run 1:
// cordic
module cordic (
    input clk,
    input rst_n,
    input start,
    input [15:0] angle,
    output reg [15:0] cos,
    output reg [15:0] sin
);
Size: about 1800 cells after synthesis, about 69 flip-flops, about 51 I/O pins, about 17000 sq um of cells after synthesis.
clock: 16.0 ns
lec_check: 0
cap_margin: 30
core_margin: 2
core_utilization: 40
gpl_routability_driven: 0
gpl_timing_driven: 1
hold_slack_margin: 0.11
max_routing_layer: met4
slew_margin: 20
run.sh (not shown) runs the stock make flow with config.mk's settings and CLKGATE_MAP_FILE=.
Run 1 reached the final stage; the timing, design-rule and antenna checks on its layout passed.
### run 1 -> run 2
Settings: setting MIN_ROUTING_LAYER to met2 for the first time; changing GPL_TIMING_DRIVEN from 1 to 0; setting CORE_ASPECT_RATIO to 1.45 for the first time; changing CAP_MARGIN from 30 to 35; setting SETUP_SLACK_MARGIN to 2.44 for the first time.
--- outcome ---
Run 2 vs. run 1: register-to-register slack went up by 0.32 ns.
Compared with run 1, in run 2 detail-routed via count per cell has increased; total nets after synthesis stayed essentially flat.
Row non-clock buffer count: run 2 higher / run 1 lower
Compared with run 1, run 2 degrades leakage component of the power.
Delta (run 2 minus run 1): highest clock rate rose 2.1%; fill cell total of the finished layout went down 33; final wirelength +about 45%; total power divided by cell area now larger.
[inputs] run 3 vs run 2
Settings: GPL_TIMING_DRIVEN: 0 -> unset; SETUP_SLACK_MARGIN: 2.44 -> unset; CORE_ASPECT_RATIO: 1.45 -> unset; MAX_ROUTING_LAYER: met4 -> unset; CAP_MARGIN: 35 -> 20; GPL_ROUTABILITY_DRIVEN: 0 -> unset; MIN_ROUTING_LAYER: met2 -> unset; HOLD_SLACK_MARGIN: 0.11 -> unset; the clock period (ns, I/O delays scaled along): 16.0 -> 18.9.
==> results <==
- Compared with run 2, in run 3 number of buffers other than clock buffers in the final layout moved down; global-route usage over all layers moved down; final cell count moved down; end-of-flow core utilization moved down.
- Run 3 went all the way through synthesis, placement and routing and the layout is clean on timing, DRC and antenna.
- Amount of wire on met3 after detailed routing (run 3 / run 2): 0.056
The inputs of run 4 differ from those of run 3 as listed below.
Settings: CORE_UTILIZATION: 40 -> 53; the clock period (ns, I/O delays scaled along): 18.9 -> 12.9.
Notes after the runs:
Run 4 ends up with a combinational group share of total power that is 7.1 points higher than in run 3.
Run 4 finished all stages; layout check result: FAIL, due to negative setup slack.
Synthesized area per cell delta (run 4 -> run 3): insignificant
Run 4 ends up with a number of global-route vias before repair that is 7.7% higher than in run 3.
Comparing worst max-slew margin expressed relative to the limit for run 3 and run 4, the smaller number came from run 4.
Looking only at via count, and setting everything else aside, the higher value of run 3 and run 4 goes to run 4.
Share of the final layout cell area in sequential cells delta for run 4 relative to run 3: 0.80 points lower
Run 4 ends up with a detailed-routing wirelength on met1 that is 1700 um higher than in run 3.
Of the two values seen for launching element of the worst setup path, state[0] was produced by run 4 and state[2] by run 3.
Overall power in run 4 vs run 3: up 70%
From run 3 to run 4 the numbers moved as follows: maximum fanout count along the critical path has decreased, worst setup margin has decreased, critical path depth has decreased.
What run 5 does differently from run 4 at the input level:
Settings: changing CORE_UTILIZATION from 53 to 15; changing the clock period (ns, I/O delays scaled along) from 12.9 to 20.4.
==> comparison <==
Side by side, leakage power turned out lower in run 5 than in run 4.
When the final numbers for run 4 and run 5 were put side by side, the number of post-CTS setup repair buffers turned out to be smaller in run 5.
Between run 4 and run 5, fmax decreased.
Run 5: no failed stages, no open violations at the end
Run 5 — data arrival time at the worst-slack endpoint 1.89 ns higher, run 4 as reference
Delta (run 5 minus run 4): number of nets at the end of the flow now sits lower, core utilization of the finished layout now sits lower, critical path depth now sits higher.
Inputs modified between run 5 and run 6:
Settings: changing CORE_UTILIZATION from 15 to 69; setting ABC_AREA to 1 for the first time.
## What came out
- The mux share of post-synthesis cell area of run 6 is lower than that of run 5.
- Relative to run 5, finished layout cell area decreased by 12% in run 6.
- Diff run 6..run 5 | logic depth of the worst register-to-register path | unchanged
- Run 6 has more setup slack than run 5.
- Share of synthesized cell area in and-or and or-and compound cells in run 6 is 0.68 points below run 5.
- Summary — power attributed to combinational cells, run 6 relative to run 5: higher, by about 8%.
- Compare run 5 and run 6 | clock buffer instance count of the final layout lower: run 6
- Sort run 5 and run 6 by maximum frequency, descending, and run 6 comes first.
- Re post-layout minimum cycle time: run 6 is 0.082 ns down on run 5.

== willow ==
The RTL this note starts from:
==> flow/design.v <==
module fa(
    input a,
    input b,
    input cin,
    output s,
    output cout
);
    assign s = a ^ b  ^ cin;
    assign cout = (a & b) ^ (cin & (a ^ b));
endmodule
module ha(
    input a,
    input b,
    output s,
    output cout
);
    assign s = a ^ b;
    assign cout = a & b;
endmodule
module basic_unit_ha_and(
    input in_x,
    input in_a,
    input in_b,
    output s,
    output cout
);
    wire in_y;
    assign in_y = in_a & in_b;
    assign s = in_x ^ in_y;
    assign cout = in_x & in_y;
endmodule
module basic_unit_fa_and(
    input in_x,
    input in_a,
    input in_b,
    input cin,
    output s,
    output cout
);
    wire in_y;
    assign in_y = in_a & in_b;
    assign s = in_x ^ in_y ^ cin;
    assign cout = (in_x & in_y) ^ (cin & (in_x ^ in_y));
endmodule
module adder_16bit(
    input   [15:0] a,
    input   [15:0] b,
    output  [15:0] out
);
    wire [15:0] s;
    wire [15:0] cout;
    ha i_ha_0 (.a(a[0]), .b(b[0]), .s(s[0]), .cout(cout[0]));
    generate 
        genvar i_adder;
        for(i_adder=1; i_adder<16; i_adder=i_adder+1) begin: adder_for_bits
            fa i_fa (.a(a[i_adder]), .b(b[i_adder]), .cin(cout[i_adder-1]), .s(s[i_adder]), .cout(cout[i_adder]));
        end
    endgenerate
    assign out[15:0] = s[15:0];
endmodule
module lut(
    input [3:0] index,
    output reg [15:0] ei_radian,
    output reg [15:0] tanei
);
    always@(*)
    begin
        case(index)
        4'b0000: begin
            ei_radian = 16'b0000000000000000;
            tanei = 16'h0000;
        end
        4'b0001: begin
            ei_radian = 16'b0110010010000111;
            tanei = 16'h8000;
        end
        4'b0010: begin
            ei_radian = 16'b0011101101011000;
            tanei = 16'h4000;
        end
        4'b0011: begin
            ei_radian = 16'b0001111101011011;
            tanei = 16'h2000;
        end
        4'b0100: begin
            ei_radian = 16'b0000111111101010;
            tanei = 16'h1000;
        end
        4'b0101: begin
            ei_radian = 16'b0000011111111101;
            tanei = 16'h0800;
        end
        4'b0110: begin
            ei_radian = 16'b0000001111111111;
            tanei = 16'h0400;
        end
        4'b0111: begin
            ei_radian = 16'b0000000111111111;
            tanei = 16'h0200;
        end
        4'b1000: begin
            ei_radian = 16'b0000000011111111;
            tanei = 16'h0100;
        end
        4'b1001: begin
            ei_radian = 16'b0000000001111111;
            tanei = 16'h0080;
        end
        4'b1010: begin
            ei_radian = 16'b0000000000111111;
            tanei = 16'h0040;
        end
        4'b1011: begin
            ei_radian = 16'b0000000000011111;
            tanei = 16'h0020;
        end
        4'b1100: begin
            ei_radian = 16'b0000000000001111;
            tanei = 16'h0010;
        end
        4'b1101: begin
            ei_radian = 16'b0000000000000111;
            tanei = 16'h0008;
        end
        4'b1110: begin
            ei_radian = 16'b0000000000000011;
            tanei = 16'h0004;
        end
        4'b1110: begin
            ei_radian = 16'b0000000000000001;
            tanei = 16'h0002;
        end
        default: begin
            ei_radian = 16'b0000000000000000;
            tanei = 16'h0000;
        end
        endcase
    end
endmodule
module add_or_sub_unit(
    input neg,
    input [15:0] ei_radian,
    input [15:0] inner_angle,
    output [15:0] new_inner_angle
);
    wire [15:0] signed_ei_radian;
    assign signed_ei_radian = neg ? {{~{ei_radian}+1}} : ei_radian;
    adder_16bit i_adder_16b_0 (.a(signed_ei_radian), .b(inner_angle), .out(new_inner_angle));
endmodule
module unsigned_unit_first_line(
    input [15:0] in_a,
    input  in_b,
    output [15:0] s
);
    generate
        genvar i_and;
        for(i_and=0;i_and<16;i_and=i_and+1) begin: unsigned_unit_second_line_generate
            assign s[i_and] = in_a[i_and] & in_b;
        end
    endgenerate
endmodule
module unsigned_unit_second_line(
    input [15:0] in_x,
    input [15:0] in_a,
    input  in_b,
    output [15:0] s,
    output [15:0] cout
);
    generate
        genvar i_buh;
        for(i_buh=0;i_buh<16;i_buh=i_buh+1) begin: unsigned_unit_second_line_generate
            basic_unit_ha_and   i_buha  (.in_x(in_x[i_buh]), .in_a(in_a[i_buh]), .in_b(in_b), .s(s[i_buh]), .cout(cout[i_buh]));
        end
    endgenerate
endmodule
module unsigned_unit_line(
    input [15:0] in_x,
    input [15:0] in_a,
    input  in_b,
    input [15:0] cin,
    output [15:0] s,
    output [15:0] cout
);
    generate
        genvar i_buf;
        for(i_buf=0;i_buf<16;i_buf=i_buf+1) begin: unsigned_unit_second_line_generate
            basic_unit_fa_and   i_bufa  (.in_x(in_x[i_buf]), .in_a(in_a[i_buf]), .in_b(in_b), .cin(cin[i_buf]), .s(s[i_buf]), .cout(cout[i_buf]));
        end
    endgenerate
endmodule
module multiply_and_add_unit(
    input [15:0] in,
    input [15:0] a,
    input [15:0] b,
    input neg,
    output [15:0] out
);
    wire [15:0] s_line [15:0];
    wire [15:0] cout_line [15:1];
    unsigned_unit_first_line    i_bul_0 (.in_a(a), .in_b(b[0]), .s(s_line[0]));
    unsigned_unit_second_line   i_bul_1 (.in_x({1'b0, s_line[0][15:1]}), .in_a(a), .in_b(b[1]), .s(s_line[1]), .cout(cout_line[1]));
    unsigned_unit_line          i_bul_2 (.in_x({1'b0, s_line[1][15:1]}), .in_a(a), .in_b(b[2]), .cin(cout_line[1]), .s(s_line[2]), .cout(cout_line[2]));
    generate
        genvar i_bul_mac;
        for(i_bul_mac=2;i_bul_mac<16;i_bul_mac=i_bul_mac+1) begin: unsigned_unit_line_generate
            unsigned_unit_line  i_bul_mac_unit (.in_x({1'b0, s_line[i_bul_mac-1][15:1]}), .in_a(a), .in_b(b[i_bul_mac]), .cin(cout_line[i_bul_mac-1]), .s(s_line[i_bul_mac]), .cout(cout_line[i_bul_mac]));
        end
    endgenerate
    wire [31:0] product_32b;
    generate
        genvar i_s;
        for(i_s=0;i_s<16;i_s=i_s+1) begin: unsigned_output_low_generate
            assign product_32b[i_s] = s_line[i_s][0];
        end
    endgenerate
    adder_16bit i_adder_16b_0 (.a({s_line[15][15:0]}), .b(cout_line[15]), .out(product_32b[31:16]));
    wire [15:0] pos_or_neg;
    assign pos_or_neg = neg ? {{~{product_32b[31:16]}+1}} : {product_32b[31:16]};
    adder_16bit i_adder_16b_1 (.a(in), .b(pos_or_neg), .out(out));
endmodule
module cordic (
    input clk,
    input rst_n,
    input start,
    input [15:0] angle,
    output reg [15:0] cos,
    output reg [15:0] sin
);
    reg [15:0] sampled_angle;
    reg [15:0] inner_angle;
    reg working;
    reg [3:0] state;
    wire [15:0] ei_radian;
    wire [15:0] tanei;
    wire [15:0] new_inner_angle;
    wire [15:0] new_sin;
    wire [15:0] new_cos;
    wire neg;
    always@(posedge clk or negedge rst_n) begin
        if (!rst_n == 1'b1) begin
            sampled_angle <= 16'b0;
        end
        else begin
            if (start == 1'b1) begin
                sampled_angle <= angle;
            end
            else begin
                sampled_angle <= sampled_angle;
            end
        end
    end
    always@(posedge clk or negedge rst_n) begin
        if (!rst_n == 1'b1) begin
            inner_angle <= 16'b0;
        end
        else begin
            if (start == 1'b1) begin
                inner_angle <= 16'b0;
            end
            else begin
                inner_angle <= new_inner_angle;
            end
        end
    end
    always@(posedge clk or negedge rst_n) begin
        if (!rst_n == 1'b1) begin
            working <= 1'b0;
        end
        else begin
            if (start == 1'b1) begin
                working <= 1'b1;
            end
            else begin
                if (state == 4'b1111) begin
                    working <= 1'b0;
                end
                else begin
                    working <= working;
                end
            end
        end
    end
    always@(posedge clk or negedge rst_n) begin
        if (!rst_n == 1'b1) begin
            state <= 4'b0;
        end
        else begin
            if (start == 1'b1) begin
                state <= 4'b0;
            end
            else begin
                if (working == 1'b0) begin
                    state <= 4'b0;
                end
                else begin
                    state <= state + 1;
                end
            end
        end
    end
    always@(posedge clk or negedge rst_n) begin
        if (!rst_n == 1'b1) begin
            sin <= 16'b0;
        end
        else begin
            if (start == 1'b1) begin
                sin <= 16'b0;
            end
            else begin
                if (working == 1'b0) begin
                    sin <= sin;
                end
                else begin
                    sin <= new_sin;
                end
            end
        end
    end
    always@(posedge clk or negedge rst_n) begin
        if (!rst_n == 1'b1) begin
            cos <= 16'b0;
        end
        else begin
            if (start == 1'b1) begin
                cos <= 16'b0100110110111010;
            end
            else begin
                if (working == 1'b0) begin
                    cos <= cos;
                end
                else begin
                    cos <= new_cos;
                end
            end
        end
    end
    lut i_lut_0 (.index(state), .ei_radian(ei_radian),  .tanei(tanei));
    assign neg = (inner_angle <= sampled_angle) ? 0 : 1;
    add_or_sub_unit i_aoru (.neg(neg), .ei_radian(ei_radian), .inner_angle(inner_angle), .new_inner_angle(new_inner_angle));
    multiply_and_add_unit i_mac_cos (.in(cos), .a(tanei), .b(sin), .neg(~neg), .out(new_cos));
    multiply_and_add_unit i_mac_sin (.in(sin), .a(tanei), .b(cos), .neg(neg), .out(new_sin));
endmodule
export LEC_CHECK = 0
export ABC_AREA = 1
export CAP_MARGIN = 20
export CORE_MARGIN = 2
export CORE_UTILIZATION = 72
export CTS_CLUSTER_DIAMETER = 259
export CTS_CLUSTER_SIZE = 73
export HOLD_SLACK_MARGIN = 0.3
export PLACE_DENSITY_LB_ADDON = 0.0
export SLEW_MARGIN = 20
create_clock -name core_clock -period 10.7 [get_ports {clk}]
Layout checks on willow: not met. Flow itself completed; violations: setup timing.
## Diff of input files: raven against willow
- a deleted ABC_AREA that had been 1
- a deleted HOLD_SLACK_MARGIN that had been 0.3
- a change of the clock period (ns, I/O delays scaled along) from 10.7 to 12.7
--- outcome ---
In raven the implementation ran to completion but is not tape-out ready, as the final checks report setup timing. [compare] base=willow new=raven: number of standard cells in the layout, taps in and fillers out has decreased; net switching share of the total power shrank by 2.4 points; HPWL after detailed placement went down; met2 wirelength from detailed routing saw a decrease; synthesized-area fraction occupied by adder cells down 3.1 points. Comparing complex-gate fraction of the synthesized area for willow and raven, the smaller number came from willow. Compared with willow, raven degrades final area.
Here is what was changed in the inputs of maple compared with raven.
- removing CTS_CLUSTER_DIAMETER (formerly 259)
- removing PLACE_DENSITY_LB_ADDON (formerly 0.0)
- removing CTS_CLUSTER_SIZE (formerly 73)
- changing CORE_UTILIZATION from 72 to 66
- changing the clock period (ns, I/O delays scaled along) from 12.7 to 13.1
## What came out
[maple] flow finished | final checks: failed | reasons: setup timing. maple has more setup slack than raven. The core of maple is less densely filled than that of raven. Delta (maple minus raven): share of the clock period used by the worst path after layout fell by 5.4 points, area of combinational cells with multiple inputs fell by 0.36%.
Power figures rest on the tool's default switching activity, not on a simulated workload.
